## ALU_Top
module ALU_Top #(parameter Data_In_Width = 16)
(
    input   wire            [Data_In_Width-1 : 0]    A ,      
    input   wire            [Data_In_Width-1 : 0]    B ,      
    input   wire                          [3 : 0]    ALU_FUN,   
    input   wire                                     CLK,
    input   wire                                     RST,
    output  wire      [(2*Data_In_Width)-1 : 0]      Arith_OUT,   
    output  wire                                     Arith_Flag,
    output  wire            [Data_In_Width-1 : 0]    Logic_OUT, 
    output  wire                                     Logic_Flag,
    output  wire                          [1 : 0]    CMP_OUT,
    output  wire                                     CMP_Flag,
    output  wire            [Data_In_Width-1 : 0]    Shift_OUT, 
    output  wire                                     Shift_Flag
);
Size in the first run: roughly 6500 cells after synthesis, ~70 flip-flops, about 43000 sq um of cells after synthesis.
Settings: LEC_CHECK=0, ABC_AREA=1, CAP_MARGIN=0, CORE_MARGIN=2, CORE_UTILIZATION=72, CTS_CLUSTER_DIAMETER=309, CTS_CLUSTER_SIZE=96, PLACE_DENSITY=0.37, SLEW_MARGIN=20; clock period 90.6 ns.
run.sh (not shown) runs the stock make flow with config.mk's settings and CLKGATE_MAP_FILE=.
Next try:
- ABC_AREA: 1 -> default
- CAP_MARGIN: 0 -> 20
- CORE_UTILIZATION: 72 -> 40
- CTS_CLUSTER_DIAMETER: 309 -> default
- CTS_CLUSTER_SIZE: 96 -> default
- PLACE_DENSITY: 0.37 -> default
- clock period: 90.6 -> 83.7 ns (I/O delays scaled with it)
Effect: Die area is higher by 85%. Final area is higher by 16%. Global-route usage is lower by 11 points.
Next try:
- ABC_AREA: default -> 1
- CORE_UTILIZATION: 40 -> 58
- CTS_CLUSTER_DIAMETER: default -> 233
- TNS_END_PERCENT: default -> 5
- clock period: 83.7 -> 46.2 ns (I/O delays scaled with it)
With this change the flow completed and failed the layout checks on setup timing.
First-iteration DRC count fell by 23%.
Flip-flop count is unchanged.
Routed wire length drops by 13%.
Hold slack is worse by 7500 ps.
Core utilization goes up by 33 points.
Cell count went up by 12%.
Setup slack got worse by 33000 ps.
Via count is higher by 3.1%.
Critical path depth grows by 263.

---

== try-xenon ==
ALU_Top again, from the RTL that the note above started with.
==> flow/design.v (excerpt) <==
module ALU_Top #(parameter Data_In_Width = 16)
(
    input   wire            [Data_In_Width-1 : 0]    A ,      
    input   wire            [Data_In_Width-1 : 0]    B ,      
    input   wire                          [3 : 0]    ALU_FUN,   
    input   wire                                     CLK,
    input   wire                                     RST,
    output  wire      [(2*Data_In_Width)-1 : 0]      Arith_OUT,   
    output  wire                                     Arith_Flag,
    output  wire            [Data_In_Width-1 : 0]    Logic_OUT, 
    output  wire                                     Logic_Flag,
    output  wire                          [1 : 0]    CMP_OUT,
    output  wire                                     CMP_Flag,
    output  wire            [Data_In_Width-1 : 0]    Shift_OUT, 
    output  wire                                     Shift_Flag
);
clock: 69.6 ns
lec_check: 0
abc_area: 1
cap_margin: 20
core_margin: 2
core_utilization: 72
cts_cluster_diameter: 233
place_density_lb_addon: 0.19
slew_margin: 20
tns_end_percent: 5
try-xenon terminated abnormally: clock tree synthesis reported DPL-0038.
What try-sierra does differently from try-xenon at the input level:
# try-xenon
export LEC_CHECK = 0
export ABC_AREA = 1
export CAP_MARGIN = 20
export CORE_MARGIN = 2
export CORE_UTILIZATION = 72
export CTS_CLUSTER_DIAMETER = 233
export PLACE_DENSITY_LB_ADDON = 0.19
export SLEW_MARGIN = 20
export TNS_END_PERCENT = 5
create_clock -name core_clock -period 69.6 [get_ports {CLK}]
# try-sierra
export LEC_CHECK = 0
export CAP_MARGIN = 20
export CORE_MARGIN = 2
export CORE_UTILIZATION = 58
export CTS_CLUSTER_SIZE = 33
export SLEW_MARGIN = 20
export TNS_END_PERCENT = 5
create_clock -name core_clock -period 75.4 [get_ports {CLK}]
## What came out
Against try-xenon, try-sierra comes in 8.6% lower on number of standard cells reported by yosys.
Cmp try-xenon and try-sierra / area fraction in compound gates / lower: try-xenon
Number of placed instances, taps included was higher in the run labelled try-sierra.
Setup slack after placement on try-sierra is ahead of try-xenon.
In the tables for try-xenon and try-sierra, instance area at placement reads higher with try-sierra.
On die outline width: try-sierra sits above try-xenon.
Area of the die on try-sierra is up relative to try-xenon.
try-xenon: aborted in clock tree synthesis (tool error)
Nothing crashed in try-sierra and all stages finished; the problem is that the final layout failed, the offending checks being negative setup slack.
On core box area: try-sierra sits above try-xenon.
Share of cell area taken by muxes after synthesis sits higher in try-sierra than in try-xenon.
NOTE: vertical die size in try-sierra exceeds that of try-xenon
The inputs of try-juniper differ from those of try-sierra as listed below.
# try-sierra
export LEC_CHECK = 0
export CAP_MARGIN = 20
export CORE_MARGIN = 2
export CORE_UTILIZATION = 58
export CTS_CLUSTER_SIZE = 33
export SLEW_MARGIN = 20
export TNS_END_PERCENT = 5
create_clock -name core_clock -period 75.4 [get_ports {CLK}]
# try-juniper
export LEC_CHECK = 0
export CAP_MARGIN = 20
export CORE_MARGIN = 2
export CORE_UTILIZATION = 58
export CTS_CLUSTER_SIZE = 62
export MAX_ROUTING_LAYER = met4
export SLEW_MARGIN = 20
export TNS_END_PERCENT = 5
create_clock -name core_clock -period 73.0 [get_ports {CLK}]
Notes after the runs:
[try-juniper] flow finished | final checks: failed | reasons: negative setup slack. Looking at worst hold slack across all endpoints, try-juniper sits 460 ps below try-sierra. The combinational gate area number comes out lower for try-sierra vs try-juniper. try-juniper reports its uppermost signal routing layer after detailed routing as met4 while try-sierra reports met5. Routed wire length delta (try-juniper − try-sierra): unfavourable. Diff try-juniper..try-sierra | clock-pin slew reported for the worst setup and hold paths after clock tree synthesis | negligible.

---

The RTL this note starts from:
==> flow/design.v <==
module Decoder_2_to_4_Unit
(
    input   wire    [3 : 0] alu_fun,     
    output  reg     arith_En,
    output  reg     logic_En,
    output  reg     cmp_En,
    output  reg     shift_En
);
wire    [1:0]   alu_fun_MSBs = alu_fun[3:2];
always @ (*)
    begin
        case (alu_fun_MSBs)
        2'b00 : begin
                    arith_En = 1'b1;    
                    logic_En = 1'b0;
                    cmp_En = 1'b0;
                    shift_En = 1'b0;
                end 
        2'b01 : begin
                    arith_En = 1'b0;   
                    logic_En = 1'b1;    
                    cmp_En = 1'b0;
                    shift_En = 1'b0;
                end 
        2'b10 : begin
                    arith_En = 1'b0;   
                    logic_En = 1'b0;
                    cmp_En = 1'b1;      
                    shift_En = 1'b0;
                end 
        2'b11 : begin
                    arith_En = 1'b0;   
                    logic_En = 1'b0;
                    cmp_En = 1'b0;
                    shift_En = 1'b1;    
                end 
        endcase
    end
endmodule
module Arithmetic_Unit #(parameter Data_In_Width = 16)
(
    input   wire    signed  [Data_In_Width-1 : 0]    A_in ,      
    input   wire    signed  [Data_In_Width-1 : 0]    B_in ,      
    input   wire                          [3 : 0]    alu_fun,    
    input   wire                                     CLK_in,
    input   wire                                     RST_in,
    input   wire                                     arith_En,
    output  reg         [(2*Data_In_Width)-1 : 0]    arith_out,  
    output  reg                                      arith_flag,
    output  reg                                      over_flow
);
wire    [1:0]   alu_fun_LSBs = alu_fun[1:0];      
reg     [(2*Data_In_Width)-1 : 0]   arith_out_comb;
reg     arith_flag_comb;
reg     over_flow_comb;
always @ (posedge CLK_in or negedge RST_in)   
    begin
        if (!RST_in)
            begin
               arith_out  <= 'sb0; 
               arith_flag <= 1'b0;
               over_flow  <= 1'b0;
            end
        else
            begin
                arith_out  <= arith_out_comb;
                arith_flag <= arith_flag_comb;
                over_flow  <= over_flow_comb;
            end
    end
always @ (*)
    begin
        if (arith_En)
            begin
                arith_flag_comb = 1'b1;
                case (alu_fun_LSBs)
                    2'b00 : {over_flow_comb , arith_out_comb} = A_in + B_in ;
                    2'b10 : {over_flow_comb , arith_out_comb} = A_in * B_in ;
                    2'b01 : {over_flow_comb , arith_out_comb} = A_in - B_in ;
                    2'b11 : begin over_flow_comb = 1'b0; arith_out_comb = (B_in != 'sb0) ? A_in / B_in : 'sb0 ; end   
                endcase
            end
        else
            begin
                arith_flag_comb = 1'b0;
                arith_out_comb = 'sb0;
                over_flow_comb = 1'b0;
            end
    end
endmodule
module Logic_Unit #(parameter Data_In_Width = 16) 
(
    input   wire    [Data_In_Width-1 : 0]    A_in ,    
    input   wire    [Data_In_Width-1 : 0]    B_in ,    
    input   wire                  [3 : 0]    alu_fun,  
    input   wire                             CLK_in,
    input   wire                             RST_in,
    input   wire                             logic_En,
    output  reg    [Data_In_Width-1 : 0]     logic_out, 
    output  reg                              logic_flag
);
wire    [1:0]   alu_fun_LSBs = alu_fun[1:0];      
reg     [Data_In_Width-1 : 0]   logic_out_comb;
reg     logic_flag_comb;
always @ (posedge CLK_in or negedge RST_in)       
    begin
        if (!RST_in)
            begin
                logic_out  <= 'b0;
                logic_flag <= 1'b0;
            end
        else
            begin
                logic_out  <= logic_out_comb;
                logic_flag <= logic_flag_comb;
            end
    end
always @ (*)
    begin
        if (logic_En)
            begin
                logic_flag_comb = 1'b1;
                case (alu_fun_LSBs)
                2'b00 : logic_out_comb = A_in & B_in;    
                2'b01 : logic_out_comb = A_in | B_in;    
                2'b10 : logic_out_comb = ~(A_in & B_in);     
                2'b11 : logic_out_comb = ~(A_in | B_in);     
                endcase
            end
        else
            begin
                logic_flag_comb = 1'b0;
                logic_out_comb = 'b0;
            end
    end
endmodule
module CMP_Unit #(parameter Data_In_Width = 16)
(
    input   wire    signed  [Data_In_Width-1 : 0]    A_in ,      
    input   wire    signed  [Data_In_Width-1 : 0]    B_in ,      
    input   wire                          [3 : 0]    alu_fun,    
    input   wire                                     CLK_in,
    input   wire                                     RST_in,
    input   wire                                     cmp_En,
    output  reg             [1 : 0]                  cmp_out,
    output  reg                                      cmp_flag
);
wire    [1 : 0]   alu_fun_LSBs = alu_fun[1:0];      
reg     [1 : 0]   cmp_out_comb;
reg     cmp_flag_comb;
always @ (posedge CLK_in or negedge RST_in)
    begin
        if (!RST_in)
            begin
                cmp_out  <= 'sb0;
                cmp_flag <= 1'b0;
            end
        else
            begin
                cmp_out  <= cmp_out_comb;
                cmp_flag <= cmp_flag_comb;
            end
    end
always @ (*)
    begin
        if (cmp_En)
            begin
                case (alu_fun_LSBs)
                2'b00 : begin
                            cmp_flag_comb = 1'b0;
                            cmp_out_comb = 'sb0;
                        end
                2'b01 : begin
                            cmp_flag_comb = 1'b1;
                            cmp_out_comb = (A_in == B_in) ? 'sd1 : 'sd0;
                        end
                2'b10 : begin
                            cmp_flag_comb = 1'b1;
                            cmp_out_comb = (A_in > B_in) ?  'sd2 : 'sd0;
                        end
                2'b11 : begin   
                            cmp_flag_comb = 1'b1;
                            cmp_out_comb = (A_in < B_in) ?  'sd3 : 'sd0;
                        end
                endcase
            end
        else
            begin
                cmp_flag_comb = 1'b0;
                cmp_out_comb = 'sb0;
            end
    end
endmodule
module Shift_unit #(parameter Data_In_Width = 16)
(
    input   wire    signed  [Data_In_Width-1 : 0]    A_in ,      
    input   wire    signed  [Data_In_Width-1 : 0]    B_in ,      
    input   wire                          [3 : 0]    alu_fun,    
    input   wire                                     CLK_in,
    input   wire                                     RST_in,
    input   wire                                     shift_En,
    output  reg     signed  [Data_In_Width-1 : 0]    shift_out, 
    output  reg                                      shift_flag
);
wire    [1:0]   alu_fun_LSBs = alu_fun[1:0];      
reg     [Data_In_Width-1 : 0]   shift_out_comb;
reg     shift_flag_comb;
always @ (posedge CLK_in or negedge RST_in)
    begin
        if (!RST_in)
            begin
                shift_out  <= 'sb0;
                shift_flag <= 1'b0;
            end
        else
            begin
                shift_out  <= shift_out_comb;
                shift_flag <= shift_flag_comb;
            end
    end
always @ (*)
    begin
        if (shift_En)
            begin
                shift_flag_comb = 1'b1;
                case (alu_fun_LSBs)
                2'b00 : shift_out_comb = (A_in >> 1'b1);    
                2'b01 : shift_out_comb = (A_in << 1'b1);    
                2'b10 : shift_out_comb = (B_in >> 1'b1);    
                2'b11 : shift_out_comb = (B_in << 1'b1);    
                endcase
            end
        else
            begin
                shift_flag_comb = 1'b0;
                shift_out_comb = 'sb0;
            end
    end
endmodule
module ALU_Top #(parameter Data_In_Width = 16)
(
    input   wire            [Data_In_Width-1 : 0]    A ,      
    input   wire            [Data_In_Width-1 : 0]    B ,      
    input   wire                          [3 : 0]    ALU_FUN,   
    input   wire                                     CLK,
    input   wire                                     RST,
    output  wire      [(2*Data_In_Width)-1 : 0]      Arith_OUT,   
    output  wire                                     Arith_Flag,
    output  wire            [Data_In_Width-1 : 0]    Logic_OUT, 
    output  wire                                     Logic_Flag,
    output  wire                          [1 : 0]    CMP_OUT,
    output  wire                                     CMP_Flag,
    output  wire            [Data_In_Width-1 : 0]    Shift_OUT, 
    output  wire                                     Shift_Flag
);
wire    Arith_Enable;
wire    Logic_Enable;
wire    CMP_Enable;
wire    Shift_Enable;
wire    Over_Flow;
Decoder_2_to_4_Unit ins_Decoder_2_to_4_Unit (
    .alu_fun (ALU_FUN),
    .arith_En (Arith_Enable),
    .logic_En (Logic_Enable),
    .cmp_En (CMP_Enable),
    .shift_En (Shift_Enable)
);
Arithmetic_Unit ins_Arithmetic_Unit (
    .A_in (A),
    .B_in (B),
    .alu_fun (ALU_FUN),
    .CLK_in (CLK),
    .RST_in (RST),
    .arith_En (Arith_Enable),
    .arith_out (Arith_OUT),
    .arith_flag (Arith_Flag),
    .over_flow (Over_Flow)
);
Logic_Unit ins_Logic_unit (
    .A_in (A),
    .B_in (B),
    .alu_fun (ALU_FUN),
    .CLK_in (CLK),
    .RST_in (RST),
    .logic_En (Logic_Enable),
    .logic_out (Logic_OUT),
    .logic_flag (Logic_Flag)
);
CMP_Unit ins_CMP_Unit (
    .A_in (A),
    .B_in (B),
    .alu_fun  (ALU_FUN),
    .CLK_in (CLK),
    .RST_in (RST),
    .cmp_En (CMP_Enable),
    .cmp_out (CMP_OUT),
    .cmp_flag (CMP_Flag)
);
Shift_unit ins_Shift_Unit (
    .A_in (A),
    .B_in (B),
    .alu_fun  (ALU_FUN),
    .CLK_in (CLK),
    .RST_in (RST),
    .shift_En (Shift_Enable),
    .shift_out (Shift_OUT),
    .shift_flag (Shift_Flag)
);
endmodule
Settings: LEC_CHECK=0, CAP_MARGIN=5, CELL_PAD_IN_SITES_GLOBAL_PLACEMENT=1, CORE_MARGIN=2, CORE_UTILIZATION=45, PLACE_DENSITY=0.38, SLEW_MARGIN=40; clock period 56.5 ns.
The first run ran to the end with violations: setup timing.
Rerun with:
- CAP_MARGIN: 5 -> 20
- CELL_PAD_IN_SITES_GLOBAL_PLACEMENT: 1 -> default
- CORE_UTILIZATION: 45 -> 34
- PLACE_DENSITY: 0.38 -> default
- SLEW_MARGIN: 40 -> 20
- clock period: 56.5 -> 123.0 ns (I/O delays scaled with it)
What happened: The changed run finished with timing, DRC and antenna clean; cell area went down by 32%; global-route usage fell by 11 points; first-iteration DRC count climbs by about 11%; routed wire length drops by about 9%; setup slack improved by 25 ns; utilization shrinks by 35 points; count of clock-buffer cells in the layout is higher by 1; flip-flop count is unchanged.
Rerun with:
- CORE_UTILIZATION: 34 -> 54
- TNS_END_PERCENT: default -> 5
- clock period: 123.0 -> 73.0 ns (I/O delays scaled with it)
What happened: The new run completed and failed the layout checks on setup timing; first-iteration DRC count increases by 17%; worst hold slack degrades by 9.8 ns; die size decreases by 37%; setup slack degrades by 14 ns; count of clock-buffer cells in the layout decreases by 1; cell count increases by 20%.
Rerun with:
- CAP_MARGIN: 20 -> 40
- CELL_PAD_IN_SITES_GLOBAL_PLACEMENT: default -> 0
- CORE_UTILIZATION: 54 -> 66
- clock period: 73.0 -> 73.3 ns (I/O delays scaled with it)
What happened: The new run stopped in clock tree synthesis (4_1_cts). Die size fell by 18%. Area after synthesis is unchanged. Synthesized cell count stays the same.
